<file path="run.sh">
#!/bin/bash
# the make line also repeats each setting of config.mk as NAME=value (left out here)
make -C /OpenROAD-flow-scripts/flow DESIGN_CONFIG=/design/flow/config.mk WORK_HOME=/design/flow/orfs CLKGATE_MAP_FILE= finish
</file>
<file path="design.v">
`timescale 1ns/1ps
module regfile(input             clk, 
               input             we, 
               input      [4:0]  ra1, ra2, wa, 
               input      [31:0] wd, 
               output reg [31:0] rd1, rd2);
	reg [31:0] R1;
	reg [31:0] R2;
	reg [31:0] R3;
	reg [31:0] R4;
	reg [31:0] R5;
	reg [31:0] R6;
	reg [31:0] R7;
	reg [31:0] R8;
	reg [31:0] R9;
	reg [31:0] R10;
	reg [31:0] R11;
	reg [31:0] R12;
	reg [31:0] R13;
	reg [31:0] R14;
	reg [31:0] R15;
	reg [31:0] R16;
	reg [31:0] R17;
	reg [31:0] R18;
	reg [31:0] R19;
	reg [31:0] R20;
	reg [31:0] R21;
	reg [31:0] R22;
	reg [31:0] R23;
	reg [31:0] R24;
	reg [31:0] R25;
	reg [31:0] R26;
	reg [31:0] R27;
	reg [31:0] R28;
	reg [31:0] R29;
	reg [31:0] R30;
	reg [31:0] R31;
	always @(posedge clk)
	begin
  	 if (we) 
	 begin
   		case (wa[4:0])
   		5'd0:   ;
   		5'd1:   R1  <= wd;
   		5'd2:   R2  <= wd;
   		5'd3:   R3  <= wd;
   		5'd4:   R4  <= wd;
   		5'd5:   R5  <= wd;
   		5'd6:   R6  <= wd;
   		5'd7:   R7  <= wd;
   		5'd8:   R8  <= wd;
   		5'd9:   R9  <= wd;
   		5'd10:  R10 <= wd;
   		5'd11:  R11 <= wd;
   		5'd12:  R12 <= wd;
   		5'd13:  R13 <= wd;
   		5'd14:  R14 <= wd;
   		5'd15:  R15 <= wd;
   		5'd16:  R16 <= wd;
   		5'd17:  R17 <= wd;
   		5'd18:  R18 <= wd;
   		5'd19:  R19 <= wd;
   		5'd20:  R20 <= wd;
   		5'd21:  R21 <= wd;
   		5'd22:  R22 <= wd;
   		5'd23:  R23 <= wd;
   		5'd24:  R24 <= wd;
   		5'd25:  R25 <= wd;
   		5'd26:  R26 <= wd;
   		5'd27:  R27 <= wd;
   		5'd28:  R28 <= wd;
   		5'd29:  R29 <= wd;
   		5'd30:  R30 <= wd;
   		5'd31:  R31 <= wd;
   		endcase
     end
	end
	always @(*)
	begin
		case (ra2[4:0])
		5'd0:   rd2 = 32'b0;
		5'd1:   rd2 = R1;
		5'd2:   rd2 = R2;
		5'd3:   rd2 = R3;
		5'd4:   rd2 = R4;
		5'd5:   rd2 = R5;
		5'd6:   rd2 = R6;
		5'd7:   rd2 = R7;
		5'd8:   rd2 = R8;
		5'd9:   rd2 = R9;
		5'd10:  rd2 = R10;
		5'd11:  rd2 = R11;
		5'd12:  rd2 = R12;
		5'd13:  rd2 = R13;
		5'd14:  rd2 = R14;
		5'd15:  rd2 = R15;
		5'd16:  rd2 = R16;
		5'd17:  rd2 = R17;
		5'd18:  rd2 = R18;
		5'd19:  rd2 = R19;
		5'd20:  rd2 = R20;
		5'd21:  rd2 = R21;
		5'd22:  rd2 = R22;
		5'd23:  rd2 = R23;
		5'd24:  rd2 = R24;
		5'd25:  rd2 = R25;
		5'd26:  rd2 = R26;
		5'd27:  rd2 = R27;
		5'd28:  rd2 = R28;
		5'd29:  rd2 = R29;
		5'd30:  rd2 = R30;
		5'd31:  rd2 = R31;
		endcase
	end
	always @(*)
	begin
		case (ra1[4:0])
		5'd0:   rd1 = 32'b0;
		5'd1:   rd1 = R1;
		5'd2:   rd1 = R2;
		5'd3:   rd1 = R3;
		5'd4:   rd1 = R4;
		5'd5:   rd1 = R5;
		5'd6:   rd1 = R6;
		5'd7:   rd1 = R7;
		5'd8:   rd1 = R8;
		5'd9:   rd1 = R9;
		5'd10:  rd1 = R10;
		5'd11:  rd1 = R11;
		5'd12:  rd1 = R12;
		5'd13:  rd1 = R13;
		5'd14:  rd1 = R14;
		5'd15:  rd1 = R15;
		5'd16:  rd1 = R16;
		5'd17:  rd1 = R17;
		5'd18:  rd1 = R18;
		5'd19:  rd1 = R19;
		5'd20:  rd1 = R20;
		5'd21:  rd1 = R21;
		5'd22:  rd1 = R22;
		5'd23:  rd1 = R23;
		5'd24:  rd1 = R24;
		5'd25:  rd1 = R25;
		5'd26:  rd1 = R26;
		5'd27:  rd1 = R27;
		5'd28:  rd1 = R28;
		5'd29:  rd1 = R29;
		5'd30:  rd1 = R30;
		5'd31:  rd1 = R31;
		endcase
	end
endmodule
module alu(input      [31:0] a, b, 
           input      [2:0]  alucont, 
           output reg [31:0] result,
           output            zero);
  wire [31:0] b2, sum, slt;
  assign b2 = alucont[2] ? ~b:b; 
  assign sum = a + b2 + alucont[2];
  assign slt = sum[31];
  always@(*)
    case(alucont[1:0])
      2'b00: result <= a & b;
      2'b01: result <= a | b;
      2'b10: result <= sum;
      2'b11: result <= slt;
    endcase
  assign zero = (result == 32'b0);
endmodule
module adder(input [31:0] a, b,
             output [31:0] y);
  assign y = a + b;
endmodule
module sl2(input  [31:0] a,
           output [31:0] y);
  assign y = {a[29:0], 2'b00};
endmodule
module sign_zero_ext(input      [15:0] a,
                     input             signext,
                     output reg [31:0] y);
   always @(*)
	begin
	   if (signext)  y <= {{16{a[15]}}, a[15:0]};
	   else          y <= {16'b0, a[15:0]};
	end
endmodule
module shift_left_16(input      [31:0] a,
		               input         shiftl16,
                     output reg [31:0] y);
   always @(*)
	begin
	   if (shiftl16) y = {a[15:0],16'b0};
	   else          y = a[31:0];
	end
endmodule
module flopr #(parameter WIDTH = 8)
              (input                  clk, reset,
               input      [WIDTH-1:0] d, 
               output reg [WIDTH-1:0] q);
  always @(posedge clk, posedge reset)
    if (reset) q <= 0;
    else       q <= d;
endmodule
module flopenr #(parameter WIDTH = 8)
                (input                  clk, reset,
                 input                  en,
                 input      [WIDTH-1:0] d, 
                 output reg [WIDTH-1:0] q);
  always @(posedge clk, posedge reset)
    if      (reset) q <= 0;
    else if (en)    q <= d;
endmodule
module mux2 #(parameter WIDTH = 8)
             (input  [WIDTH-1:0] d0, d1, 
              input              s, 
              output [WIDTH-1:0] y);
  assign y = s ? d1 : d0; 
endmodule
module mux4to1 #(parameter WIDTH = 8)
             (input  [WIDTH-1:0] d0, d1, d2, d3, 
              input        s0,
				  input  		s1,  
              output [WIDTH-1:0] y);
  assign y = s1 ? (s0 ? d3 : d2) : (s0 ? d1 : d0); 
endmodule
`timescale 1ns/1ps
module mips(input         clk, reset,
            output [31:0] pc,
            input  [31:0] instr,
            output        memwrite,
            output [31:0] memaddr,
            output [31:0] memwritedata,
            input  [31:0] memreaddata);
  wire        signext, shiftl16, memtoreg, branch;
  wire        pcsrc, zero;
  wire        alusrc, regdst, regwrite, jump;
  wire [2:0]  alucontrol;
  wire 		  stall;
  wire ID_EX_memtoreg;
  wire [4:0] ID_EX_rs, ID_EX_rt, IF_ID_rs, IF_ID_rt;
  wire EX_MEM_regwrite;   
  wire [1:0] ForwardC, ForwardD;
  wire ForwardA, ForwardB;
  wire [4:0] EX_MEM_writereg, MEM_WB_writereg;
  wire [31:0] IF_ID_instr;
  wire flush;
  controller c(
    .stall     (stall),
	 .flush     (flush),		 
    .clk       (clk),
	 .reset     (reset),		 
    .op         (IF_ID_instr[31:26]), 
		.funct      (IF_ID_instr[5:0]), 
		.zero       (zero),
		.signext    (signext),
		.shiftl16   (shiftl16),
		.MEM_WB_memtoreg   (memtoreg),
		.EX_MEM_memwrite   (memwrite),
		.pcsrc      (pcsrc),
		.ID_EX_alusrc     (alusrc),
		.ID_EX_regdst     (regdst),
		.MEM_WB_regwrite   (regwrite),
		.EX_MEM_regwrite   (EX_MEM_regwrite),
		.ID_EX_jump       (jump),
		.alucontrol (alucontrol),
		.ID_EX_memtoreg  (ID_EX_memtoreg)
		);
  datapath dp(
    .flush      (flush),    
    .stall      (stall),    
    .clk        (clk),
    .reset      (reset),
    .signext    (signext),
    .shiftl16   (shiftl16),
    .memtoreg   (memtoreg),
    .pcsrc      (pcsrc),
    .alusrc     (alusrc),
    .regdst     (regdst),
    .regwrite   (regwrite),
    .jump       (jump),
    .alucontrol (alucontrol),
    .EX_MEM_zero       (zero),   
    .pc         (pc),
    .instr      (instr),
    .EX_MEM_aluout     (memaddr), 
    .EX_MEM_writedata  (memwritedata),
    .readdata   (memreaddata),
	 .IF_ID_instr (IF_ID_instr),
	 .IF_ID_rs   (IF_ID_rs), 
	 .IF_ID_rt   (IF_ID_rt), 
	 .ID_EX_rt   (ID_EX_rt),
	 .ID_EX_rs   (ID_EX_rs),
	 .ForwardA   (ForwardA),
	 .ForwardB   (ForwardB),
	 .ForwardC   (ForwardC),
	 .ForwardD   (ForwardD),
	 .EX_MEM_writereg (EX_MEM_writereg), 
	 .MEM_WB_writereg (MEM_WB_writereg));
	hazard_detection hz (
	.reset      (reset),
	.stall      (stall),
	.ID_EX_memtoreg  (ID_EX_memtoreg),
	.IF_ID_rs   (IF_ID_rs), 
	.IF_ID_rt   (IF_ID_rt), 
	.ID_EX_rt   (ID_EX_rt),
	.flush      (flush),
	.jump       (jump),
	.pcsrc      (pcsrc));
	forwarding_unit fwd (
	.EX_MEM_regwrite  (EX_MEM_regwrite),
	.MEM_WB_regwrite  (regwrite),
	.IF_ID_rs         (IF_ID_rs),
	.IF_ID_rt         (IF_ID_rt),
	.ID_EX_rs         (ID_EX_rs),
	.ID_EX_rt         (ID_EX_rt),
	.EX_MEM_writereg  (EX_MEM_writereg),
	.MEM_WB_writereg  (MEM_WB_writereg),
	.ForwardA         (ForwardA),
	.ForwardB         (ForwardB),
	.ForwardC         (ForwardC),
	.ForwardD         (ForwardD));
endmodule
module forwarding_unit (
						input            EX_MEM_regwrite, MEM_WB_regwrite,
                  input      [4:0] IF_ID_rs, IF_ID_rt, ID_EX_rs, ID_EX_rt, EX_MEM_writereg, MEM_WB_writereg,
                  output reg [1:0] ForwardC, ForwardD,
						output reg ForwardA, ForwardB);
  always @(*) 
  begin
    if (MEM_WB_regwrite & MEM_WB_writereg == IF_ID_rs) 
		ForwardA = 1'b1;
    else 
		ForwardA = 1'b0;
    if (MEM_WB_regwrite & MEM_WB_writereg == IF_ID_rt) 
		ForwardB = 1'b1;
    else 
		ForwardB = 1'b0;
    if (EX_MEM_regwrite & EX_MEM_writereg == ID_EX_rs) 
		ForwardC[1:0] = 2'b01;
    else if (MEM_WB_regwrite & MEM_WB_writereg == ID_EX_rs) 
		ForwardC[1:0] = 2'b10;
    else 
		ForwardC[1:0] = 2'b00;
    if (EX_MEM_regwrite & EX_MEM_writereg == ID_EX_rt) 
		ForwardD[1:0] = 2'b01;
    else if (MEM_WB_regwrite & MEM_WB_writereg == ID_EX_rt) 
		ForwardD[1:0] = 2'b10;
    else 
		ForwardD[1:0] = 2'b00;
  end
endmodule
module hazard_detection (
								input reset,
								input ID_EX_memtoreg,   
								input [4:0] ID_EX_rt,  IF_ID_rs, IF_ID_rt,
								input pcsrc, jump,
								output reg stall, 
								output reg flush
								);
  always @(*) begin
  if (reset == 1)
   stall = 1'b0;
  else if ((ID_EX_memtoreg==1) & (IF_ID_rs == ID_EX_rt))
	stall = 1'b1;
  else if ((ID_EX_memtoreg==1) & (IF_ID_rt == ID_EX_rt))
	stall = 1'b1;
  else 
	stall = 1'b0;
  end
  always @(*) begin
  if (reset == 1)
   flush = 1'b0;
  if (pcsrc | jump)
   flush = 1'b1;
  else
	flush = 1'b0;
  end
endmodule
module controller(  
						input clk, reset, stall, flush,     
						input  [5:0] op, funct,
                  input        zero,
                  output       signext,
                  output       shiftl16,
                  output       MEM_WB_memtoreg, EX_MEM_memwrite,
                  output       pcsrc, ID_EX_alusrc,
                  output       ID_EX_regdst, MEM_WB_regwrite,
                  output       ID_EX_jump,
                  output [2:0] alucontrol,
						output ID_EX_memtoreg,
						output EX_MEM_regwrite
						);
  wire [1:0] aluop;
  wire       branch;
  wire [1:0] hz_aluop;
  wire hz_memtoreg, hz_memwrite, hz_branch, hz_alusrc, hz_regdst, hz_regwrite, hz_jump;
  wire ID_EX_memwrite, ID_EX_branch, ID_EX_regwrite;   
  wire [5:0] ID_EX_funct;
  wire [1:0] ID_EX_aluop;
  wire EX_MEM_memtoreg, EX_MEM_branch;  
  mux2 #(9) hazard (
    .d0 ({memtoreg, memwrite, branch, alusrc, regdst, regwrite, aluop, jump}),
    .d1 (9'b0),
    .s  (stall | flush),
    .y  ({hz_memtoreg, hz_memwrite, hz_branch, hz_alusrc, hz_regdst, hz_regwrite, hz_aluop, hz_jump}));
  flopr #(15) ID_EX (
    .clk (clk),
    .reset (reset),
    .d  ({hz_memtoreg, hz_memwrite, hz_branch, hz_alusrc, hz_regdst, hz_regwrite, hz_aluop, funct, hz_jump}),
    .q  ({ID_EX_memtoreg, ID_EX_memwrite, ID_EX_branch, ID_EX_alusrc, ID_EX_regdst, ID_EX_regwrite, ID_EX_aluop, ID_EX_funct, ID_EX_jump}));
  flopr #(4) EX_MEM (
    .clk (clk),
	 .reset (reset),
	 .d  ({ID_EX_memtoreg, ID_EX_memwrite, ID_EX_branch, ID_EX_regwrite}),
	 .q  ({EX_MEM_memtoreg, EX_MEM_memwrite, EX_MEM_branch, EX_MEM_regwrite}));
  flopr #(2) MEM_WB (
    .clk (clk),
	 .reset (reset),
	 .d  ({EX_MEM_regwrite, EX_MEM_memtoreg}),
	 .q  ({MEM_WB_regwrite, MEM_WB_memtoreg}));
  maindec md(
    .op       (op),
	 .funct	  (funct),    
    .signext  (signext),
    .shiftl16 (shiftl16),
    .memtoreg (memtoreg),
    .memwrite (memwrite),
    .branch   (branch),
    .alusrc   (alusrc),
    .regdst   (regdst),
    .regwrite (regwrite),
    .jump     (jump),
    .aluop    (aluop));
  aludec ad( 
    .op         (op),
    .funct      (ID_EX_funct),
    .aluop      (ID_EX_aluop), 
    .alucontrol (alucontrol));
  assign pcsrc = op[0] ? (EX_MEM_branch & ~zero) : (EX_MEM_branch & zero);  
endmodule
module maindec(input  [5:0] op, funct,   
               output       signext,
               output       shiftl16,
               output       memtoreg, memwrite,
               output       branch, alusrc,
               output       regdst, regwrite,
               output       jump,
               output [1:0] aluop);
  reg [10:0] controls;
  assign {signext, shiftl16, regwrite, regdst, alusrc, branch, memwrite,
          memtoreg, jump, aluop} = controls;
  always @(*)
    case(op)
      6'b000000:
		if (funct == 6'b001000)
			controls <= 11'b00000000100; 
      else if(funct == 6'b000000)
			controls <= 11'b00000000000;  
		else
			controls <= 11'b00110000011;  
      6'b100011: controls <= 11'b10101001000;  
      6'b101011: controls <= 11'b10001010000;  
      6'b000100: controls <= 11'b10000100001;  
		6'b000101: controls <= 11'b10000100001;  
      6'b001000, 
      6'b001001: controls <= 11'b10101000000;  
      6'b001101: controls <= 11'b00101000010;  
      6'b001111: controls <= 11'b01101000000;  
      6'b000010: controls <= 11'b00000000100;  
		6'b000011: controls <= 11'b00100000100;  
		6'b001010: controls <= 11'b10101000011;  
      default:   controls <= 11'b00000000000;  
    endcase
endmodule
module aludec(input      [5:0] funct,
              input      [1:0] aluop,
              output reg [2:0] alucontrol,
				  input      [5:0] op);
  always @(*)
    case(aluop)
      2'b00: alucontrol <= 3'b010;   
      2'b01: alucontrol <= 3'b110;   
      2'b10: alucontrol <= 3'b001;   
		default: case(op)
			 6'b001010: alucontrol <= 3'b111;  
      default: case(funct)           
          6'b100000,
          6'b100001: alucontrol <= 3'b010;  
          6'b100010,
          6'b100011: alucontrol <= 3'b110;  
          6'b100100: alucontrol <= 3'b000;  
          6'b100101: alucontrol <= 3'b001;  
			 6'b101010: alucontrol <= 3'b111;  
          6'b101011: alucontrol <= 3'b111;  
          default:   alucontrol <= 3'b010;  
        endcase
    endcase
    endcase
endmodule
module datapath(input         clk, reset,
                input         signext,
                input         shiftl16,
                input         memtoreg, pcsrc,
                input         alusrc, regdst,
                input         regwrite, jump,
                input  [2:0]  alucontrol,
                output        EX_MEM_zero,
                output [31:0] pc,
                input  [31:0] instr,
                output [31:0] EX_MEM_aluout, EX_MEM_writedata,
                input  [31:0] readdata,
					 output [4:0] IF_ID_rs, IF_ID_rt, ID_EX_rs, ID_EX_rt,
					 input stall, flush,
					 input ForwardA, ForwardB,
					 input [1:0] ForwardC, ForwardD,
					 output [4:0] EX_MEM_writereg, MEM_WB_writereg,
					 output [31:0] IF_ID_instr);
  wire [4:0]  writereg, wa_mux_result;
  wire [31:0] pcnext, pcnextbr, pcplus4, pcbranch;
  wire [31:0] signimm, signimmsh, shiftedimm;
  wire [31:0] srca, srcb;
  wire [31:0] result, jr_pc_result, wd_mux_result;
  wire        shift;
  wire [4:0] ra1_mux_result;
  wire [31:0] MEM_WB_readdata ,MEM_WB_aluout;  
  wire [31:0] aluout;  
  wire [31:0] ID_EX_pcplus4_out;
  wire [31:0] ID_EX_srca, ID_EX_writedata, ID_EX_shiftedimm;
  wire [31:0] IF_ID_pcplus4_out;
  wire [31:0] fwd_srca, fwd_writedata;
  wire [31:0] fwd_srca2, fwd_writedata2;
  wire [4:0]  IF_ID_rd, ID_EX_rd;
  wire [31:0] writedata;
  wire [31:0] pcnext_flush;
  assign IF_ID_rs = IF_ID_instr[25:21];
  assign IF_ID_rt = IF_ID_instr[20:16];
  assign IF_ID_rd = IF_ID_instr[15:11];
  flopenr #(32) pcreg(
    .clk   (clk),
    .reset (reset),
	 .en    (~stall),
    .d     (pcnext_flush),
    .q     (pc));
  adder pcadd1(
    .a (pc),
    .b (32'b100),
    .y (pcplus4));
  sl2 immsh(
    .a (signimm),
    .y (signimmsh));
  adder pcadd2(
    .a (ID_EX_pcplus4_out),
    .b (signimmsh),
    .y (pcbranch));
  mux2 #(32) pcbrmux(
    .d0  (pcplus4),
    .d1  (pcbranch),
    .s   (pcsrc),
    .y   (pcnextbr));
  mux2 #(32) pcmux(
    .d0   (pcnextbr),
    .d1   (jr_pc_result),   
    .s    (~IF_ID_instr[31] & ~IF_ID_instr[30] & ~IF_ID_instr[29] & ~IF_ID_instr[28] & ~IF_ID_instr[27] & ~IF_ID_instr[26] & ~IF_ID_instr[0] & ~IF_ID_instr[1] & ~IF_ID_instr[2] & IF_ID_instr[3] & ~IF_ID_instr[4] & ~IF_ID_instr[5]),
    .y    (pcnext));
   mux2 #(32) pcmux_flush(   
    .d0   (pcplus4),
    .d1   (pcnext),
    .s    (flush),
    .y    (pcnext_flush));
  regfile rf(
    .clk     (clk),
    .we      (regwrite),
    .ra1     (IF_ID_instr[25:21]),
    .ra2     (ra1_mux_result),
    .wa      (wa_mux_result),
    .wd      (wd_mux_result),
    .rd1     (srca),
    .rd2     (writedata));
  mux2 #(5) wrmux(
    .d0  (ID_EX_rt),
    .d1  (ID_EX_rd),
    .s   (regdst),
    .y   (writereg));
  mux2 #(32) resmux(
    .d0 (MEM_WB_aluout),
    .d1 (MEM_WB_readdata),
    .s  (memtoreg),
    .y  (result));
  sign_zero_ext sze(
    .a       (IF_ID_instr[15:0]),
    .signext (signext),
    .y       (signimm[31:0]));
  shift_left_16 sl16(
    .a         (signimm[31:0]),
    .shiftl16  (shiftl16),
    .y         (shiftedimm[31:0]));
  mux2 #(32) srcbmux(
    .d0 (fwd_writedata2),
    .d1 (ID_EX_shiftedimm[31:0]),
    .s  (alusrc),
    .y  (srcb));
  alu alu(
    .a       (fwd_srca2),
    .b       (srcb),
    .alucont (alucontrol),
    .result  (aluout),
    .zero    (zero));
	 mux2 #(32) wd_mux(
    .d0 (result),
    .d1 (IF_ID_pcplus4_out),
    .s  (jump),
    .y  (wd_mux_result));  
	 mux2 #(5) wa_mux(
    .d0 (MEM_WB_writereg),
    .d1 (5'b11111),
    .s  (jump),
    .y  (wa_mux_result));   
	 mux2 #(5) ra1_mux(
    .d0 (IF_ID_instr[20:16]),
    .d1 (5'b11111),
    .s  (~IF_ID_instr[31] & ~IF_ID_instr[30] & ~IF_ID_instr[29] & ~IF_ID_instr[28] & ~IF_ID_instr[27] & ~IF_ID_instr[26] & ~IF_ID_instr[0] & ~IF_ID_instr[1] & ~IF_ID_instr[2] & IF_ID_instr[3] & ~IF_ID_instr[4] & ~IF_ID_instr[5]),  
    .y  (ra1_mux_result));   
	 mux2 #(32) jr_pc_mux(
    .d0 ({pcplus4[31:28], IF_ID_instr[25:0], 2'b00}),
    .d1 (writedata),
    .s  (~IF_ID_instr[31] & ~IF_ID_instr[30] & ~IF_ID_instr[29] & ~IF_ID_instr[28] & ~IF_ID_instr[27] & ~IF_ID_instr[26] & ~IF_ID_instr[0] & ~IF_ID_instr[1] & ~IF_ID_instr[2] & IF_ID_instr[3] & ~IF_ID_instr[4] & ~IF_ID_instr[5]),
    .y  (jr_pc_result));   
	 flopenr #(32) IF_ID(
    .clk   (clk),
    .reset (reset),
    .en    (~stall),
    .d     (flush ? 32'b0 : {instr}),
    .q     ({IF_ID_instr}));
	 flopenr #(32) IF_ID_pcplus4 (   
	 .clk   (clk), 
	 .reset (reset),
	 .en    (~stall),
	 .d     (pcplus4),
	 .q     (IF_ID_pcplus4_out));
	 flopr #(111) ID_EX(    
    .clk   (clk),
    .reset (reset),
    .d     ({fwd_srca, fwd_writedata, shiftedimm, IF_ID_rs, IF_ID_rt, IF_ID_rd}),
    .q     ({ID_EX_srca, ID_EX_writedata, ID_EX_shiftedimm, ID_EX_rs, ID_EX_rt, ID_EX_rd}));
	 flopr #(32) ID_EX_pcplus4 (
	 .clk   (clk), 
	 .reset (reset),
	 .d     (IF_ID_pcplus4_out),
	 .q     (ID_EX_pcplus4_out));
	 flopr #(70) EX_MEM(    
    .clk   (clk),
    .reset (reset),
    .d     ({aluout, fwd_writedata2, writereg, zero}),   
    .q     ({EX_MEM_aluout, EX_MEM_writedata, EX_MEM_writereg, EX_MEM_zero}));
	 flopr #(69) MEM_WB(
    .clk   (clk),
    .reset (reset),
    .d     ({readdata, EX_MEM_aluout, EX_MEM_writereg}),
    .q     ({MEM_WB_readdata, MEM_WB_aluout, MEM_WB_writereg}));
	 mux2 #(32) fwd_before_srca(
    .d0 (srca),
    .d1 (result),
    .s  (ForwardA),
    .y  (fwd_srca));
	 mux2 #(32) fwd_before_writedata(
    .d0 (writedata),
    .d1 (result),
    .s  (ForwardB),
    .y  (fwd_writedata));
	 mux4to1 #(32) fwd_after_srca(
    .d0 (ID_EX_srca),
    .d1 (EX_MEM_aluout),
    .d2 (result),
    .d3 (32'b0),
    .s0 (ForwardC[0]),
	 .s1 (ForwardC[1]),
    .y  (fwd_srca2));
	 mux4to1 #(32) fwd_after_writedata(
    .d0 (ID_EX_writedata),
    .d1 (EX_MEM_aluout),
    .d2 (result),
    .d3 (32'b0),
    .s0 (ForwardD[0]),
	 .s1 (ForwardD[1]),
    .y  (fwd_writedata2));
endmodule
</file>
<file path="config.mk">
export PLATFORM = sky130hd
export DESIGN_NAME = mips
export DESIGN_NICKNAME = mips
export VERILOG_FILES = /design/flow/design.v
export SDC_FILE = /design/flow/constraint.sdc
export NUM_CORES = 4
export LEC_CHECK = 0
export CAP_MARGIN = 20
export CORE_MARGIN = 2
export CORE_UTILIZATION = 54
export PLACE_DENSITY = 0.6
export SLEW_MARGIN = 20
</file>
<file path="constraint.sdc">
create_clock -name core_clock -period 5.31 [get_ports {clk}]
set_input_delay 1.0620 -clock core_clock [delete_from_list [all_inputs] [get_ports {clk}]]
set_output_delay 1.0620 -clock core_clock [all_outputs]
set_load 0.01 [all_outputs]
</file>
==> run_results.csv, run 1 <==
group,metric,value,unit
hold_path,whs_endpoint,"c.EX_MEM.q[1]",
final_layout,post-route-util,65.5,%
drt,antenna_left,0,
yosys,ys_cells,4819,
critical_path,critPathLaunch,"dp.ID_EX.q[7]",
clock_network,postCtsHoldBufs,0,
clock_network,clk_pin_slew,0.07,ns
hold_path,min_from,"c.ID_EX.q[12]",
critical_path,r2r_cells,23,
final_layout,final.fill_count,8475,
hold_path,holdPathStages,0,
critical_path,arrival,6.11,ns
drt,drc,0,
global_routing,grtUsageTotal,49.6,%
critical_path,crit_family,"simple AND/OR/NAND/NOR gates",
outcome,so_faults,"negative setup slack",
yosys,common_cells,"992 x edfxtp_1, 496 x a22oi_1, 399 x dfrtp_1",
die,std_cell_rows,124,
die,fp_util,54.4,%
critical_path,end_kind,"flop",
drt,drtIter0Drc,10400,
yosys,synth.logic.top_family,"AND-OR/OR-AND gates",
final_timing,min_period,5.40,ns
critical_path,path_class,"flop to flop",
yosys,yosys.cell_types.count,89,
critical_path,worst-path-stages,23,
place,place_congestion,1.03,
final_timing,fin_skew,0.0475,ns
critical_path,path_buffers,2,
clock_network,cts_tree,"done",
yosys,xor_area_share,2.05,%
clock_network,clock_sinks,1391,
die,die_w,343,um
power_and_ir_drop,power_switching,9770,uW
critical_path,worst_ep_required_time,6.02,ns
power_and_ir_drop,total_power,31800,uW
clock_network,numCtsBuffers,147,
yosys,ys_sh_simple,8.50,%
power_and_ir_drop,sw_frac_of_total,30.8,%
yosys,synthTopCellsByArea,"edfxtp_1 48%, dfrtp_1 16%, a22oi_1 6.0%",
final_layout,areaGrowthSynthToFinish,20.6,%
clock_network,htree_num_levels,4,
die,chip_area,118000,um2
power_and_ir_drop,top_power_group,"registers",
hold_path,holdCritPathClass,"flop to flop",
critical_path,endpoint,"dp.EX_MEM.q[0]",
yosys,yosys_warnings,23,
job,drv_cap,0,
final_timing,rsz0062_at_grt,"yes",
drt,vias_per_cell,7.71,
final_layout,fin_nets,5466,
yosys,syn_avg_cell_area,12.9,um2
yosys,ys_sh_adder,1.46,%
global_routing,antenna_found_initial,18,
yosys,yosys_area,62100,um2
power_and_ir_drop,clk-power,10600,uW
power_and_ir_drop,p_seq_share,44.5,%
place,post-place-cells,6676,
drt,wl_per_cell,42.4,um
power_and_ir_drop,powerDensity,424,nW/um2
final_timing,hold_viol,0,
global_routing,grt_max_degree,98,
yosys,synthAoiAreaFrac,18.8,%
final_layout,finalNonFillerCells,6989,
outcome,status,"complete, but fails checks",
critical_path,rr_startpoint,"dp.ID_EX.q[7]",
place,port_buffers,162,
yosys,synth_area,62100,um2
global_routing,grt_pass1_vias,50400,
global_routing,grt_first_pass_wirelength,401000,um
final_timing,slew_violations,0,
drt,first_pass_iters,13,
place,dp_hpwl,188000,um
yosys,synthCells,4819,
power_and_ir_drop,seq-power,14100,uW
die,core,114000,um2
clock_network,clockBufferDepth,3,
yosys,yosysTopAreaCell,"edfxtp_1",
job,openroad.warnings,32,
yosys,postSynthSeqShare,64.1,%
die,ioPinCount,163,
power_and_ir_drop,combinationalPowerShare,22.0,%
die,die_h,343,um
power_and_ir_drop,p_leak,0.0270,uW
drt,vias,53900,
yosys,synth_flop_count,1391,
power_and_ir_drop,clockPowerShare,33.5,%
yosys,top_area_share,48.0,%
power_and_ir_drop,pg_comb,7000,uW
final_timing,relSlewSlack,10.1,%
yosys,mux_area_share,2.48,%
global_routing,grt_overflow,0,
critical_path,cp_max_fo,6,
final_timing,max_freq,185,MHz
clock_network,insertion_delay,0.81,ns
drt,routed_wl,296000,um
final_timing,worst_slack,-0.0855,ns
critical_path,cp-start-kind,"flop",
critical_path,r2r_slack,-0.09,ns
yosys,synthArstFlopShare,28.7,%
critical_path,worstPathCellList,"buf_4, xnor2_2, nand4_1, buf_4, a211o_4, mux2i_4, nand2_1, nand2_1, xnor2_2, ha_1, a21oi_2, o21ai_1, o31ai_1, nand2b_1, a21oi_1, xor2_1, o22ai_1, or4_4, or4b_4, nor4_4, nand4bb_1, nor3_2, o211a_1",
power_and_ir_drop,intPower,22000,uW
clock_network,cts-root-buf,"clkbuf_16",
critical_path,reg2reg_to,"dp.EX_MEM.q[0]",
final_timing,tns,-0.0855,ns
final_timing,setup_violations,1,
final_timing,tightestPinTransition,1.35,ns
final_timing,period_used_share,102,%
power_and_ir_drop,peakVddDrop,0.000380,V
yosys,synth-edff-count,992,
yosys,yosys_most_used_dff,"edfxtp_1",
yosys,top_cell,"edfxtp_1",
critical_path,cp_slowest_cell,"or4_4",
critical_path,critPathMaxStageDelay,0.57,ns
yosys,synth_nets,4949,
[final cells by class]
type | instances | area [um2] | share of cell area, %
Clock inverter | 82 | 933 | 1.25
Sequential cell | 1391 | 39800 | 53.1
Timing Repair Buffer | 713 | 6010 | 8.04
Multi-Input combinational cell | 3017 | 21900 | 29.3
Antenna cell | 19 | 47.5 | 0.0635
Clock buffer | 189 | 3990 | 5.33
Tap cell | 1512 | 1890 | 2.53
Inverter | 66 | 251 | 0.336
[stage by stage]
step	hold WS [ns]	area [um2]	worst slack, ns
2_1_floorplan	0.331	62300	-3.28
3_3_place_gp	0.336	69300	-0.378
3_5_place_dp	0.339	69400	-0.350
4_1_cts	0.349	74600	-0.0153
5_1_grt	0.356	74800	-0.350
6_report	0.344	74800	-0.0855
[per-layer routing]
metal,global-route usage [%],share of wire [%],vias up
met2,68.9,40,5670
li1,-,-,20400
met5,1.00,0.082,-
met1,60.5,33,25900
met4,36.4,10,22
met3,23.2,17,1832
[repair_timing]
item                                    in CTS  in global routing
buffers inserted                            17                  3
pin swaps                                   13                  9
resized                                     48                 19
cloned                                       1                  0
endpoints found under the setup margin       3                  5
==> run 2: changes to the inputs <==
CORE_UTILIZATION = 23   (was 54)
MAX_ROUTING_LAYER = met4   (was unset)
PLACE_DENSITY = 0.73   (was 0.6)
clock period = 7.0 ns   (was 5.31 ns; I/O delays follow)
==> run_results.csv, run 2 <==
group,metric,value,unit
critical_path,reg2reg_to,"dp.EX_MEM.q[0]",
final_timing,hold_viol,0,
global_routing,antenna_found_initial,24,
critical_path,crit_family,"simple AND/OR/NAND/NOR gates",
global_routing,grt_max_degree,132,
yosys,ys_sh_adder,1.46,%
critical_path,rr_startpoint,"dp.IF_ID.q[28]",
hold_path,min_from,"c.ID_EX.q[13]",
power_and_ir_drop,p_seq_share,46.5,%
final_timing,tightestPinTransition,1.33,ns
final_layout,areaGrowthSynthToFinish,19.6,%
job,openroad.warnings,34,
power_and_ir_drop,peakVddDrop,0.000298,V
yosys,yosys_most_used_dff,"edfxtp_1",
clock_network,numCtsBuffers,139,
yosys,synthArstFlopShare,28.7,%
yosys,yosys.cell_types.count,89,
clock_network,cts_resized,0,
place,place_ws,0.730,ns
yosys,synth-edff-count,992,
critical_path,worstPathCellList,"nand4bb_1, o311ai_2, nand2_2, buf_4, xor2_1, ha_1, nand3b_1, a21oi_1, o21ai_0, nand4b_1, a31oi_1, xor2_1, nor2_1, o21a_1, or4b_1, nor4_1, nand4bb_1, nor3_1, o211a_1",
place,port_buffers,162,
critical_path,cp-start-kind,"flop",
yosys,common_cells,"992 x edfxtp_1, 496 x a22oi_1, 399 x dfrtp_1",
final_timing,max_freq,153,MHz
power_and_ir_drop,total_power,23200,uW
yosys,mux_area_share,2.48,%
clock_network,clockBufferDepth,3,
critical_path,critPathLaunch,"dp.IF_ID.q[28]",
die,die_w,524,um
die,core,268000,um2
clock_network,clk_pin_slew,0.06,ns
critical_path,path_class,"flop to flop",
power_and_ir_drop,intPower,16000,uW
final_timing,setup_violations,0,
final_timing,rsz0062_at_grt,"no",
yosys,xor_area_share,2.05,%
critical_path,worst_ep_required_time,7.72,ns
yosys,ys_cells,4819,
yosys,syn_avg_cell_area,12.9,um2
power_and_ir_drop,seq-power,10800,uW
yosys,synthAoiAreaFrac,18.8,%
power_and_ir_drop,p_leak,0.0252,uW
yosys,synth_area,62100,um2
yosys,synthCells,4819,
clock_network,cts_tree,"done",
final_timing,min_period,6.52,ns
clock_network,postCtsHoldBufs,0,
final_timing,worst_slack,0.482,ns
yosys,synth.logic.top_family,"AND-OR/OR-AND gates",
yosys,synth_flop_count,1391,
power_and_ir_drop,clk-power,7730,uW
hold_path,holdPathStages,0,
final_timing,slew_violations,0,
critical_path,worst-path-stages,19,
critical_path,arrival,7.24,ns
global_routing,grt_overflow,0,
final_layout,final.fill_count,27000,
power_and_ir_drop,power_switching,7210,uW
drt,first_pass_iters,14,
yosys,top_cell,"edfxtp_1",
die,fp_util,23.1,%
final_layout,logic_area,21700,um2
power_and_ir_drop,pg_comb,4690,uW
global_routing,grt_pass1_vias,49400,
drt,wl_per_cell,33.4,um
critical_path,r2r_slack,0.48,ns
drt,routed_wl,290000,um
place,dp_hpwl,172000,um
final_timing,tns,0,ns
power_and_ir_drop,powerDensity,313,nW/um2
yosys,yosys_warnings,23,
hold_path,whs_endpoint,"c.EX_MEM.q[2]",
yosys,yosysTopAreaCell,"edfxtp_1",
clock_network,cts-root-buf,"clkbuf_16",
power_and_ir_drop,combinationalPowerShare,20.2,%
job,drv_cap,0,
drt,drc,0,
outcome,status,"complete, no violations",
clock_network,htree_num_levels,4,
critical_path,critPathMaxStageDelay,0.68,ns
die,chip_area,274000,um2
drt,drtIter0Drc,12500,
final_timing,relSlewSlack,10.9,%
global_routing,grt_first_pass_wirelength,394000,um
drt,antenna_left,0,
die,std_cell_rows,190,
hold_path,holdCritPathClass,"flop to flop",
critical_path,r2r_cells,19,
power_and_ir_drop,clockPowerShare,33.3,%
clock_network,clock_sinks,1391,
yosys,postSynthSeqShare,64.1,%
yosys,ys_sh_simple,8.50,%
place,place_congestion,1.02,
yosys,yosys_area,62100,um2
yosys,top_area_share,48.0,%
clock_network,insertion_delay,0.81,ns
critical_path,endpoint,"dp.EX_MEM.q[0]",
final_timing,period_used_share,93.1,%
critical_path,end_kind,"flop",
critical_path,cp_max_fo,18,
yosys,synth_nets,4949,
global_routing,grtUsageTotal,20.9,%
final_layout,fin_nets,5125,
yosys,synthTopCellsByArea,"edfxtp_1 48%, dfrtp_1 16%, a22oi_1 6.0%",
drt,vias_per_cell,6.11,
drt,vias,53100,
critical_path,path_buffers,1,
power_and_ir_drop,top_power_group,"registers",
final_layout,layout.area.seq,39800,um2
die,die_h,524,um
final_layout,post-route-util,27.7,%
die,ioPinCount,163,
final_timing,fin_skew,0.0445,ns
critical_path,cp_slowest_cell,"o311ai_2",
power_and_ir_drop,sw_frac_of_total,31.1,%
clock_network,cts_setup_buffers,0,
run 2: layout make-up:
| type | count | area share (%) |
|---|---|---|
| clock buffer | 175 | 5.09 |
| inverter | 66 | 0.339 |
| antenna | 32 | 0.108 |
| multi-input combinational | 3016 | 29.2 |
| clock inverter | 78 | 1.17 |
| tap | 3552 | 5.99 |
| sequential | 1391 | 53.6 |
| timing repair buffer | 381 | 4.53 |
run 2: per-stage QoR:
step / cell area (um2) / hold slack [ns] / cells
6_report: 74200 / 0.353 / 8691
5_1_grt: 74200 / 0.366 / 8677
4_1_cts: 74100 / 0.352 / 8656
3_3_place_gp: 69400 / 0.339 / 8402
2_1_floorplan: 62300 / 0.331 / 4819
3_5_place_dp: 69400 / 0.338 / 8403
run 2: layer usage:
layer / GRT usage [%] / vias to the layer above / part of all wire, %
met3: 10.8 / 1876 / 19
met5: - / - / 0
li1: - / 19800 / -
met1: 24.6 / 25300 / 34
met2: 27.7 / 6178 / 38
met4: 12.9 / 0 / 8.6
==> run 3: changes to the inputs <==
ABC_AREA = 1   (was unset)
CELL_PAD_IN_SITES_GLOBAL_PLACEMENT = 2   (was unset)
CORE_MARGIN = 4   (was 2)
GPL_TIMING_DRIVEN = 1   (was unset)
TNS_END_PERCENT = 95   (was unset)
==> run_results.csv, run 3 <==
group,metric,value,unit
final_layout,areaGrowthSynthToFinish,19.7,%
power_and_ir_drop,p_seq_share,42.8,%
power_and_ir_drop,peakVddDrop,0.000257,V
critical_path,crit_family,"simple AND/OR/NAND/NOR gates",
final_layout,logic_area,21500,um2
yosys,synthArstFlopShare,28.7,%
final_timing,relSlewSlack,17.3,%
yosys,ys_sh_adder,1.26,%
critical_path,r2r_slack,1.15,ns
yosys,ys_cells,6406,
drt,first_pass_iters,8,
global_routing,grt_max_degree,154,
global_routing,grt_pass1_vias,52700,
critical_path,cp_max_fo,17,
global_routing,antenna_found_initial,22,
die,core,280000,um2
yosys,yosys_warnings,23,
drt,drtIter0Drc,8020,
yosys,yosysTopAreaCell,"edfxtp_1",
drt,vias_per_cell,5.24,
drt,drc,0,
drt,wl_per_cell,31.0,um
yosys,xor_area_share,0.984,%
clock_network,htree_num_levels,4,
power_and_ir_drop,top_power_group,"registers",
power_and_ir_drop,power_switching,9450,uW
yosys,synthCells,6406,
power_and_ir_drop,p_leak,0.0301,uW
final_timing,max_freq,171,MHz
critical_path,path_buffers,4,
job,openroad.warnings,36,
global_routing,grt_first_pass_wirelength,443000,um
clock_network,cts_setup_buffers,0,
power_and_ir_drop,seq-power,11100,uW
final_timing,fin_skew,0.0646,ns
drt,routed_wl,329000,um
clock_network,clockBufferDepth,3,
yosys,postSynthSeqShare,61.2,%
yosys,synthAoiAreaFrac,14.4,%
yosys,ys_sh_simple,15.0,%
place,post-place-cells,10300,
final_timing,period_used_share,83.6,%
yosys,yosys_most_used_dff,"edfxtp_1",
place,port_buffers,162,
yosys,synth.logic.top_family,"simple AND/OR/NAND/NOR gates",
clock_network,insertion_delay,0.84,ns
yosys,synth_flop_count,1391,
final_timing,tightestPinTransition,1.24,ns
die,die_h,540,um
yosys,top_cell,"nand2_1",
yosys,syn_avg_cell_area,10.1,um2
job,drv_cap,0,
critical_path,cp-start-kind,"flop",
critical_path,path_class,"flop to flop",
final_layout,fin_nets,6876,
power_and_ir_drop,clk-power,7990,uW
clock_network,clock_sinks,1391,
power_and_ir_drop,powerDensity,335,nW/um2
yosys,mux_area_share,0.431,%
final_timing,min_period,5.85,ns
drt,antenna_left,0,
die,chip_area,291000,um2
critical_path,cpMostUsedCell,"nand2_1",
hold_path,whs_endpoint,"c.EX_MEM.q[1]",
yosys,yosys_area,65000,um2
global_routing,grt_overflow,0,
hold_path,holdCritPathClass,"flop to flop",
clock_network,cts_tree,"done",
clock_network,cts-root-buf,"clkbuf_16",
power_and_ir_drop,combinationalPowerShare,26.5,%
critical_path,endpoint,"dp.EX_MEM.q[0]",
critical_path,worst_ep_required_time,7.74,ns
yosys,synth_area,65000,um2
critical_path,end_kind,"flop",
die,die_w,540,um
critical_path,worst-path-stages,34,
final_timing,setup_violations,0,
outcome,status,"complete, no violations",
clock_network,cts_resized,0,
die,fp_util,23.2,%
yosys,synth_nets,6536,
critical_path,arrival,6.59,ns
clock_network,clk_pin_slew,0.06,ns
hold_path,holdPathStages,0,
hold_path,min_from,"c.ID_EX.q[12]",
die,std_cell_rows,194,
final_timing,rsz0062_at_grt,"no",
final_timing,hold_viol,0,
final_layout,layout.area.seq,39800,um2
yosys,top_area_share,45.8,%
power_and_ir_drop,intPower,16600,uW
power_and_ir_drop,pg_comb,6910,uW
power_and_ir_drop,clockPowerShare,30.7,%
final_layout,fin_area,77800,um2
yosys,common_cells,"1400 x nand2_1, 992 x edfxtp_1, 793 x inv_1",
critical_path,cp_slowest_cell,"dfrtp_1",
place,place_congestion,0.966,
global_routing,grtUsageTotal,22.4,%
final_timing,slew_violations,0,
critical_path,critPathMaxStageDelay,0.58,ns
yosys,synth-edff-count,992,
final_layout,final.fill_count,29300,
power_and_ir_drop,sw_frac_of_total,36.3,%
critical_path,reg2reg_to,"dp.EX_MEM.q[0]",
clock_network,postCtsHoldBufs,0,
critical_path,r2r_cells,34,
final_layout,finalNonFillerCells,10600,
critical_path,rr_startpoint,"dp.MEM_WB.q[3]",
yosys,synthTopCellsByArea,"edfxtp_1 46%, dfrtp_1 15%, nand2_1 8.1%",
critical_path,critPathLaunch,"dp.MEM_WB.q[3]",
die,ioPinCount,163,
clock_network,numCtsBuffers,151,
drt,vias,55500,
place,dp_hpwl,227000,um
place,dpl_cell_area,72900,um2
yosys,yosys.cell_types.count,68,
-- run 3: layout make-up --
class | count | share of cell area [%]
timing repair buffer | 452 | 4.97
antenna | 13 | 0.0418
clock inverter | 81 | 1.00
sequential | 1391 | 51.1
clock buffer | 190 | 5.16
tap | 3724 | 5.99
inverter | 840 | 4.07
multi-input combinational | 3910 | 27.6
-- run 3: metal layers --
| metal | up-vias | GRT usage, % | share of wire (%) |
|---|---|---|---|
| li1 | 23400 | - | - |
| met1 | 27900 | 29.1 | 40 |
| met2 | 3531 | 32.2 | 43 |
| met3 | 665 | 5.89 | 12 |
| met4 | 0 | 10.6 | 5.8 |
| met5 | - | - | 0 |
-- run 3: stage by stage --
| stage | setup slack, ns | setup TNS (ns) | utilization, % | hold slack [ns] | power (uW) |
|---|---|---|---|---|---|
| floorplan | -2.21 | -221.94 | - | 0.331 | 14000 |
| CTS | 1.15 | 0 | 27.7 | 0.349 | 25900 |
| global placement | 1.02 | 0 | 26.0 | 0.334 | 18000 |
| detailed placement | 1.19 | 0 | 26.0 | 0.338 | 18000 |
| global route | 0.432 | 0 | 27.7 | 0.356 | 26800 |
| finish | 1.15 | 0 | 27.8 | 0.350 | 26000 |
==> run 4: changes to the inputs <==
ABC_AREA = unset   (was 1)
CAP_MARGIN = 35   (was 20)
CELL_PAD_IN_SITES_GLOBAL_PLACEMENT = 0   (was 2)
CORE_MARGIN = 2   (was 4)
CORE_UTILIZATION = 61   (was 23)
PLACE_DENSITY = unset   (was 0.73)
SETUP_SLACK_MARGIN = 0.13   (was unset)
TNS_END_PERCENT = unset   (was 95)
clock period = 4.72 ns   (was 7.0 ns; I/O delays follow)
==> run_results.csv, run 4 <==
group,metric,value,unit
outcome,status,"complete, but fails checks",
outcome,so_faults,"negative setup slack",
die,core,101000,um2
drt,vias,55900,
drt,wl_per_cell,42.6,um
yosys,ys_sh_simple,8.50,%
critical_path,worstPathCellList,"xnor2_2, and4_4, a211o_4, buf_12, nor2_4, a311oi_4, nor2_2, xor2_1, ha_1, nand2_1, o21ai_4, or4_4, and3_4, o21ai_2, a211oi_2, or4_4, or4b_4, nor4_4, buf_4, nand4bb_1, nor3_2, o211a_1",
power_and_ir_drop,seq-power,15800,uW
yosys,synth_area,62100,um2
hold_path,holdPathStages,0,
yosys,xor_area_share,2.05,%
clock_network,cts-root-buf,"clkbuf_16",
final_layout,areaGrowthSynthToFinish,23.7,%
power_and_ir_drop,power_switching,11200,uW
critical_path,cpMostUsedCell,"or4_4",
power_and_ir_drop,top_power_group,"registers",
final_layout,fin_area,76800,um2
yosys,ys_cells,4819,
power_and_ir_drop,p_seq_share,43.3,%
yosys,synthTopCellsByArea,"edfxtp_1 48%, dfrtp_1 16%, a22oi_1 6.0%",
place,place_ws,-0.932,ns
critical_path,r2r_slack,-0.73,ns
power_and_ir_drop,clockPowerShare,32.5,%
final_timing,relSlewSlack,21.3,%
clock_network,numCtsBuffers,141,
die,ioPinCount,163,
place,dp_hpwl,190000,um
die,fp_util,61.3,%
place,dpl_cell_area,70600,um2
drt,antenna_left,0,
critical_path,crit_family,"simple AND/OR/NAND/NOR gates",
critical_path,path_class,"flop to flop",
critical_path,r2r_cells,22,
yosys,yosys.cell_types.count,89,
global_routing,antenna_found_initial,24,
power_and_ir_drop,peakVddDrop,0.000432,V
critical_path,cp_max_fo,12,
clock_network,clock_sinks,1391,
global_routing,grtUsageTotal,58.3,%
final_timing,setup_violations,4,
power_and_ir_drop,combinationalPowerShare,24.1,%
final_timing,hold_viol,0,
final_timing,slew_violations,0,
clock_network,cts_tree,"done",
yosys,top_area_share,48.0,%
yosys,synth_nets,4949,
die,die_h,323,um
final_timing,min_period,5.45,ns
hold_path,whs_endpoint,"c.EX_MEM.q[2]",
clock_network,insertion_delay,0.79,ns
power_and_ir_drop,powerDensity,475,nW/um2
power_and_ir_drop,pg_comb,8800,uW
yosys,yosysTopAreaCell,"edfxtp_1",
final_timing,rsz0062_at_grt,"yes",
yosys,yosys_most_used_dff,"edfxtp_1",
final_layout,fin_nets,5605,
die,chip_area,104000,um2
hold_path,holdCritPathClass,"flop to flop",
final_timing,fin_skew,0.0440,ns
job,drv_cap,0,
clock_network,postCtsHoldBufs,0,
power_and_ir_drop,p_leak,0.0280,uW
yosys,postSynthSeqShare,64.1,%
critical_path,end_kind,"flop",
yosys,common_cells,"992 x edfxtp_1, 496 x a22oi_1, 399 x dfrtp_1",
critical_path,critPathLaunch,"dp.EX_MEM.q[1]",
power_and_ir_drop,intPower,25300,uW
yosys,synth.logic.top_family,"AND-OR/OR-AND gates",
global_routing,grt_pass1_vias,52600,
global_routing,grt_overflow,0,
critical_path,cp_slowest_cell,"or4b_4",
critical_path,path_buffers,2,
power_and_ir_drop,sw_frac_of_total,30.6,%
hold_path,min_from,"c.ID_EX.q[13]",
critical_path,rr_startpoint,"dp.EX_MEM.q[1]",
critical_path,cp-start-kind,"flop",
drt,drtIter0Drc,13200,
drt,routed_wl,298000,um
clock_network,clk_pin_slew,0.06,ns
final_timing,tightestPinTransition,1.17,ns
yosys,yosys_warnings,23,
global_routing,grt_max_degree,140,
final_timing,period_used_share,115,%
global_routing,grt_first_pass_wirelength,404000,um
final_timing,holdWs,0.347,ns
yosys,synthArstFlopShare,28.7,%
place,place_congestion,1.07,
final_timing,worst_slack,-0.728,ns
clock_network,clockBufferDepth,3,
critical_path,endpoint,"dp.EX_MEM.q[0]",
yosys,mux_area_share,2.48,%
yosys,synth-edff-count,992,
drt,vias_per_cell,8.01,
final_timing,max_freq,184,MHz
place,port_buffers,162,
yosys,top_cell,"edfxtp_1",
yosys,ys_sh_adder,1.46,%
yosys,syn_avg_cell_area,12.9,um2
final_layout,finalNonFillerCells,6988,
die,die_w,323,um
critical_path,worst_ep_required_time,5.43,ns
yosys,synthCells,4819,
yosys,yosys_area,62100,um2
critical_path,critPathMaxStageDelay,0.52,ns
die,std_cell_rows,117,
place,post-place-cells,6650,
power_and_ir_drop,clk-power,11900,uW
clock_network,htree_num_levels,4,
yosys,synth_flop_count,1391,
drt,first_pass_iters,21,
job,openroad.warnings,38,
critical_path,worst-path-stages,22,
critical_path,arrival,6.15,ns
drt,drc,0,
critical_path,reg2reg_to,"dp.EX_MEM.q[0]",
yosys,synthAoiAreaFrac,18.8,%
## run 4: area by class of cell
type,count,area (um2)
clock buffer,177,3880
inverter,66,251
clock inverter,79,930
timing repair buffer,858,7930
sequential,1391,39800
tap,1368,1710
multi-input combinational,3017,22200
fill,6455,24500
antenna,32,80.1
## run 4: repair_timing
action / in CTS / in global routing
gates cloned: 0 / 1
pin swaps: 41 / 40
setup buffers: 15 / 13
endpoints found under the setup margin: 13 / 23
gates resized: 64 / 72
## run 4: per-stage QoR
| step | power (uW) | setup TNS (ns) | utilization [%] |
|---|---|---|---|
| floorplan | 19200 | -1021.45 | - |
| global placement | 23600 | -2.32 | 69.2 |
| detailed placement | 23700 | -2.63 | 69.7 |
| CTS | 35400 | -0.613 | 74.9 |
| global route | 37000 | -3.09 | 75.8 |
| finish | 36500 | -1.41 | 75.8 |
## run 4: metal layers
| metal | vias to the layer above | track usage, % | wire [um] |
|---|---|---|---|
| met1 | 26500 | 65.8 | 91200 |
| met2 | 6451 | 75.8 | 117000 |
| met4 | 0 | 47.5 | 33800 |
| met3 | 2296 | 30.9 | 56000 |
| li1 | 20700 | - | - |
| met5 | - | - | 0 |
==> run 5: changes to the inputs <==
ABC_AREA = 0   (was unset)
CAP_MARGIN = 20   (was 35)
CELL_PAD_IN_SITES_DETAIL_PLACEMENT = 2   (was unset)
CELL_PAD_IN_SITES_GLOBAL_PLACEMENT = 2   (was 0)
CORE_ASPECT_RATIO = 0.82   (was unset)
CORE_MARGIN = 9   (was 2)
CORE_UTILIZATION = 23   (was 61)
CTS_CLUSTER_DIAMETER = 154   (was unset)
CTS_CLUSTER_SIZE = 16   (was unset)
GPL_TIMING_DRIVEN = 0   (was 1)
HOLD_SLACK_MARGIN = 0.07   (was unset)
SETUP_SLACK_MARGIN = unset   (was 0.13)
TNS_END_PERCENT = 50   (was unset)
clock period = 7.0 ns   (was 4.72 ns; I/O delays follow)
==> run_results.csv, run 5 <==
group,metric,value,unit
drt,vias,58300,
critical_path,arrival,7.70,ns
yosys,mux_area_share,2.48,%
power_and_ir_drop,powerDensity,280,nW/um2
critical_path,worst-path-stages,15,
yosys,yosysTopAreaCell,"edfxtp_1",
critical_path,crit_family,"simple AND/OR/NAND/NOR gates",
yosys,yosys_most_used_dff,"edfxtp_1",
clock_network,htree_num_levels,3,
global_routing,grt_pass1_vias,54400,
die,core,268000,um2
critical_path,cp-start-kind,"flop",
die,die_h,488,um
final_layout,logic_area,21700,um2
yosys,ys_cells,4819,
yosys,ys_sh_adder,1.46,%
drt,vias_per_cell,6.40,
clock_network,clk_pin_slew,0.08,ns
yosys,postSynthSeqShare,64.1,%
final_timing,max_freq,141,MHz
die,chip_area,289000,um2
critical_path,end_kind,"flop",
power_and_ir_drop,p_leak,0.0272,uW
critical_path,worst_ep_required_time,7.62,ns
yosys,yosys.cell_types.count,89,
power_and_ir_drop,power_switching,7680,uW
power_and_ir_drop,top_power_group,"registers",
power_and_ir_drop,seq-power,10700,uW
final_timing,fin_skew,0.0683,ns
critical_path,rr_startpoint,"dp.IF_ID.q[0]",
final_layout,post-route-util,29.4,%
final_timing,tightestPinTransition,1.48,ns
power_and_ir_drop,clk-power,5770,uW
final_layout,fin_nets,5510,
clock_network,insertion_delay,0.83,ns
place,port_buffers,162,
power_and_ir_drop,p_seq_share,48.6,%
place,dp_hpwl,338000,um
critical_path,critPathLaunch,"dp.IF_ID.q[0]",
outcome,status,"complete, but fails checks",
clock_network,postCtsHoldBufs,0,
place,place_ws,-1.66,ns
global_routing,grt_max_degree,36,
final_timing,worst_slack,-0.0806,ns
yosys,synth-edff-count,992,
final_timing,hold_viol,0,
critical_path,r2r_slack,-0.08,ns
hold_path,whs_endpoint,"c.EX_MEM.q[2]",
critical_path,cp_slowest_cell,"nand4_1",
final_layout,areaGrowthSynthToFinish,27.2,%
yosys,ys_sh_simple,8.50,%
final_timing,min_period,7.08,ns
global_routing,grt_overflow,0,
clock_network,cts-root-buf,"clkbuf_16",
job,openroad.warnings,30,
drt,first_pass_iters,7,
place,place_congestion,1.01,
final_timing,period_used_share,101,%
critical_path,r2r_cells,15,
power_and_ir_drop,pg_comb,5600,uW
critical_path,cpMostUsedCell,"a31oi_1",
final_timing,slew_violations,0,
hold_path,holdCritPathClass,"flop to flop",
final_layout,final.fill_count,28300,
yosys,synth_flop_count,1391,
yosys,yosys_warnings,23,
yosys,synth_nets,4949,
drt,routed_wl,445000,um
power_and_ir_drop,combinationalPowerShare,25.4,%
global_routing,grt_first_pass_wirelength,566000,um
final_layout,layout.area.seq,39800,um2
clock_network,clockBufferDepth,3,
die,ioPinCount,163,
outcome,so_faults,"max-capacitance violations, negative setup slack",
yosys,top_area_share,48.0,%
yosys,common_cells,"992 x edfxtp_1, 496 x a22oi_1, 399 x dfrtp_1",
die,fp_util,23.1,%
critical_path,endpoint,"dp.pcreg.q[29]",
yosys,yosys_area,62100,um2
power_and_ir_drop,intPower,14400,uW
clock_network,numCtsBuffers,96,
yosys,syn_avg_cell_area,12.9,um2
die,die_w,592,um
global_routing,antenna_found_initial,97,
hold_path,min_from,"c.ID_EX.q[13]",
yosys,synthAoiAreaFrac,18.8,%
critical_path,cp_max_fo,10,
critical_path,reg2reg_to,"dp.pcreg.q[29]",
power_and_ir_drop,peakVddDrop,0.000197,V
yosys,synth.logic.top_family,"AND-OR/OR-AND gates",
drt,drtIter0Drc,11900,
yosys,synth_area,62100,um2
job,drv_cap,1,
yosys,xor_area_share,2.05,%
die,std_cell_rows,172,
drt,wl_per_cell,48.9,um
power_and_ir_drop,sw_frac_of_total,34.7,%
final_timing,relSlewSlack,1.06,%
critical_path,critPathMaxStageDelay,0.87,ns
critical_path,path_buffers,4,
yosys,synthCells,4819,
drt,antenna_left,0,
final_timing,setup_violations,2,
critical_path,worstPathCellList,"or4_1, nor2_1, and3_1, or3_1, clkbuf_1, nor2_2, clkbuf_2, buf_16, buf_2, a222oi_1, nand4_1, nor3_1, a31oi_1, o22ai_1, a31oi_1",
power_and_ir_drop,clockPowerShare,26.1,%
drt,drc,0,
critical_path,path_class,"flop to flop",
clock_network,clock_sinks,1391,
yosys,synthTopCellsByArea,"edfxtp_1 48%, dfrtp_1 16%, a22oi_1 6.0%",
yosys,top_cell,"edfxtp_1",
yosys,synthArstFlopShare,28.7,%
hold_path,holdPathStages,0,
clock_network,cts_tree,"done",
global_routing,grtUsageTotal,30.3,%
==> run 5: timing repair <==
item | in CTS | in global routing
cloned | 0 | 0
pin swaps | 1 | 4
buffers inserted | 2 | 4
resized | 57 | 30
endpoints found under the setup margin | 15 | 4
==> run 5: layer usage <==
metal  global-route usage [%]  vias up  wire, um  part of all wire (%)
met5                        -        -         0                     0
met4                     18.1        0     33600                   7.6
met3                     13.3     1408     68600                    15
met2                     38.0     5493    167000                    38
met1                     39.4    30800    176000                    39
li1                         -    20600         -                     -
==> run 5: layout make-up <==
type	count	area share, %
plain buffers	342	2.11
flip-flops and latches	1391	50.4
clock buffers	119	3.21
repair buffers	467	10.3
well taps	3567	5.65
multi-input cells	3016	27.5
clock inverters	5	0.0967
inverters	66	0.319
diodes	135	0.428
==> run 5: per-stage QoR <==
stage	setup TNS, ns	cell area (um2)	cells	hold WS [ns]	total power, uW
3_5_place_dp	-5.54	75700	8845	0.341	16200
3_3_place_gp	-2539.27	68200	8548	0.338	15600
6_report	-0.123	79000	9108	0.349	22100
4_1_cts	0	78400	8968	0.352	21800
5_1_grt	-0.0101	78900	9070	0.364	22400
2_1_floorplan	-217.58	62100	4819	0.331	12900
==> run 6: changes to the inputs <==
CELL_PAD_IN_SITES_DETAIL_PLACEMENT = unset   (was 2)
CORE_ASPECT_RATIO = unset   (was 0.82)
CORE_MARGIN = 4   (was 9)
CTS_CLUSTER_DIAMETER = unset   (was 154)
CTS_CLUSTER_SIZE = 38   (was 16)
GPL_TIMING_DRIVEN = 1   (was 0)
PLACE_DENSITY = 0.73   (was unset)
TNS_END_PERCENT = 95   (was 50)
==> run_results.csv, run 6 <==
group,metric,value,unit
final_timing,setup_violations,0,
power_and_ir_drop,seq-power,10800,uW
yosys,synthCells,4819,
place,port_buffers,162,
clock_network,cts_tree,"done",
clock_network,insertion_delay,0.84,ns
final_timing,min_period,6.49,ns
yosys,yosys_most_used_dff,"edfxtp_1",
clock_network,clockBufferDepth,3,
yosys,synthAoiAreaFrac,18.8,%
yosys,yosys_area,62100,um2
final_timing,period_used_share,92.7,%
global_routing,grt_max_degree,158,
place,dpl_cell_area,69800,um2
hold_path,whs_endpoint,"c.EX_MEM.q[2]",
die,die_h,528,um
power_and_ir_drop,p_leak,0.0256,uW
power_and_ir_drop,combinationalPowerShare,19.9,%
die,chip_area,278000,um2
critical_path,cp-start-kind,"flop",
yosys,synth-edff-count,992,
yosys,synthTopCellsByArea,"edfxtp_1 48%, dfrtp_1 16%, a22oi_1 6.0%",
hold_path,min_from,"c.ID_EX.q[13]",
final_layout,fin_area,75000,um2
job,drv_cap,0,
yosys,yosys_warnings,23,
die,ioPinCount,163,
clock_network,numCtsBuffers,149,
critical_path,critPathLaunch,"dp.MEM_WB.q[4]",
power_and_ir_drop,peakVddDrop,0.000225,V
critical_path,worst-path-stages,21,
final_timing,worst_slack,0.509,ns
job,openroad.warnings,38,
final_layout,finalNonFillerCells,8735,
yosys,synthArstFlopShare,28.7,%
die,std_cell_rows,190,
critical_path,path_buffers,0,
critical_path,endpoint,"dp.EX_MEM.q[0]",
yosys,xor_area_share,2.05,%
final_timing,relSlewSlack,14.6,%
critical_path,end_kind,"flop",
power_and_ir_drop,total_power,23800,uW
place,place_ws,0.583,ns
clock_network,htree_num_levels,4,
final_timing,tightestPinTransition,1.28,ns
critical_path,cp_max_fo,12,
yosys,common_cells,"992 x edfxtp_1, 496 x a22oi_1, 399 x dfrtp_1",
final_timing,max_freq,154,MHz
final_timing,holdWs,0.355,ns
die,core,268000,um2
critical_path,critPathMaxStageDelay,0.85,ns
yosys,ys_sh_adder,1.46,%
die,die_w,528,um
critical_path,path_class,"flop to flop",
place,dp_hpwl,195000,um
drt,wl_per_cell,36.3,um
power_and_ir_drop,sw_frac_of_total,31.6,%
critical_path,cp_slowest_cell,"nor2_1",
yosys,yosys.cell_types.count,89,
yosys,synth_flop_count,1391,
drt,drtIter0Drc,9821,
clock_network,clock_sinks,1391,
power_and_ir_drop,clk-power,8200,uW
yosys,synth_area,62100,um2
yosys,yosysTopAreaCell,"edfxtp_1",
critical_path,rr_startpoint,"dp.MEM_WB.q[4]",
drt,vias_per_cell,5.97,
hold_path,holdPathStages,0,
yosys,synth.logic.top_family,"AND-OR/OR-AND gates",
power_and_ir_drop,p_seq_share,45.6,%
critical_path,r2r_cells,21,
clock_network,cts-root-buf,"clkbuf_16",
yosys,top_cell,"edfxtp_1",
drt,antenna_left,0,
critical_path,worst_ep_required_time,7.74,ns
global_routing,grtUsageTotal,22.4,%
final_timing,hold_viol,0,
global_routing,grt_overflow,0,
yosys,postSynthSeqShare,64.1,%
critical_path,arrival,7.23,ns
clock_network,postCtsHoldBufs,0,
hold_path,holdCritPathClass,"flop to flop",
final_layout,logic_area,21700,um2
critical_path,worstPathCellList,"xnor2_1, nand4_1, nor2_1, nor3_1, a2111oi_2, nor2_1, xor2_1, ha_1, nand3b_1, a21oi_1, o21ai_0, nand4b_1, a32oi_1, o211ai_1, a21o_1, a21oi_1, mux2i_1, o32a_1, or4_1, nor3_1, o211a_1",
global_routing,antenna_found_initial,13,
drt,first_pass_iters,12,
global_routing,grt_pass1_vias,48800,
die,fp_util,23.1,%
yosys,synth_nets,4949,
critical_path,r2r_slack,0.51,ns
final_layout,layout.area.seq,39800,um2
drt,vias,52200,
place,place_congestion,0.971,
clock_network,clk_pin_slew,0.07,ns
place,post-place-cells,8430,
yosys,ys_sh_simple,8.50,%
power_and_ir_drop,top_power_group,"registers",
global_routing,grt_first_pass_wirelength,423000,um
final_timing,fin_skew,0.0544,ns
power_and_ir_drop,powerDensity,317,nW/um2
outcome,status,"complete, no violations",
drt,drc,0,
clock_network,cts_resized,0,
final_timing,rsz0062_at_grt,"no",
final_timing,slew_violations,0,
yosys,ys_cells,4819,
critical_path,crit_family,"simple AND/OR/NAND/NOR gates",
drt,routed_wl,317000,um
final_layout,final.fill_count,27200,
yosys,mux_area_share,2.48,%
power_and_ir_drop,clockPowerShare,34.5,%
power_and_ir_drop,intPower,16300,uW
critical_path,reg2reg_to,"dp.EX_MEM.q[0]",
yosys,top_area_share,48.0,%
yosys,syn_avg_cell_area,12.9,um2
clock_network,cts_setup_buffers,0,
power_and_ir_drop,power_switching,7500,uW
power_and_ir_drop,pg_comb,4730,uW
final_layout,fin_nets,5165,
final_layout,areaGrowthSynthToFinish,20.8,%
==> run 6: area by class of cell <==
cell class                 count  area share [%]
timing repair buffer         411            5.04
tap                         3552            5.92
clock buffer                 192            5.38
antenna                       23          0.0767
multi-input combinational   3016            28.9
inverter                      66           0.335
clock inverter                84            1.30
sequential                  1391            53.0
==> run 6: routing by layer <==
layer / wire (um) / GRT usage, % / vias up
li1: - / - / 19800
met4: 21600 / 12.1 / 0
met1: 118000 / 28.2 / 26100
met2: 128000 / 30.7 / 4948
met3: 48800 / 8.85 / 1265
met5: 0 / - / -
==> run 6: metrics by stage <==
step / util (%) / setup TNS [ns]
CTS: 27.9 / 0
global placement: 25.9 / 0
detailed placement: 26.0 / 0
finish: 27.9 / 0
global route: 27.9 / 0
floorplan: - / -187.18
Power figures rest on the tool's default switching activity, not on a simulated workload.
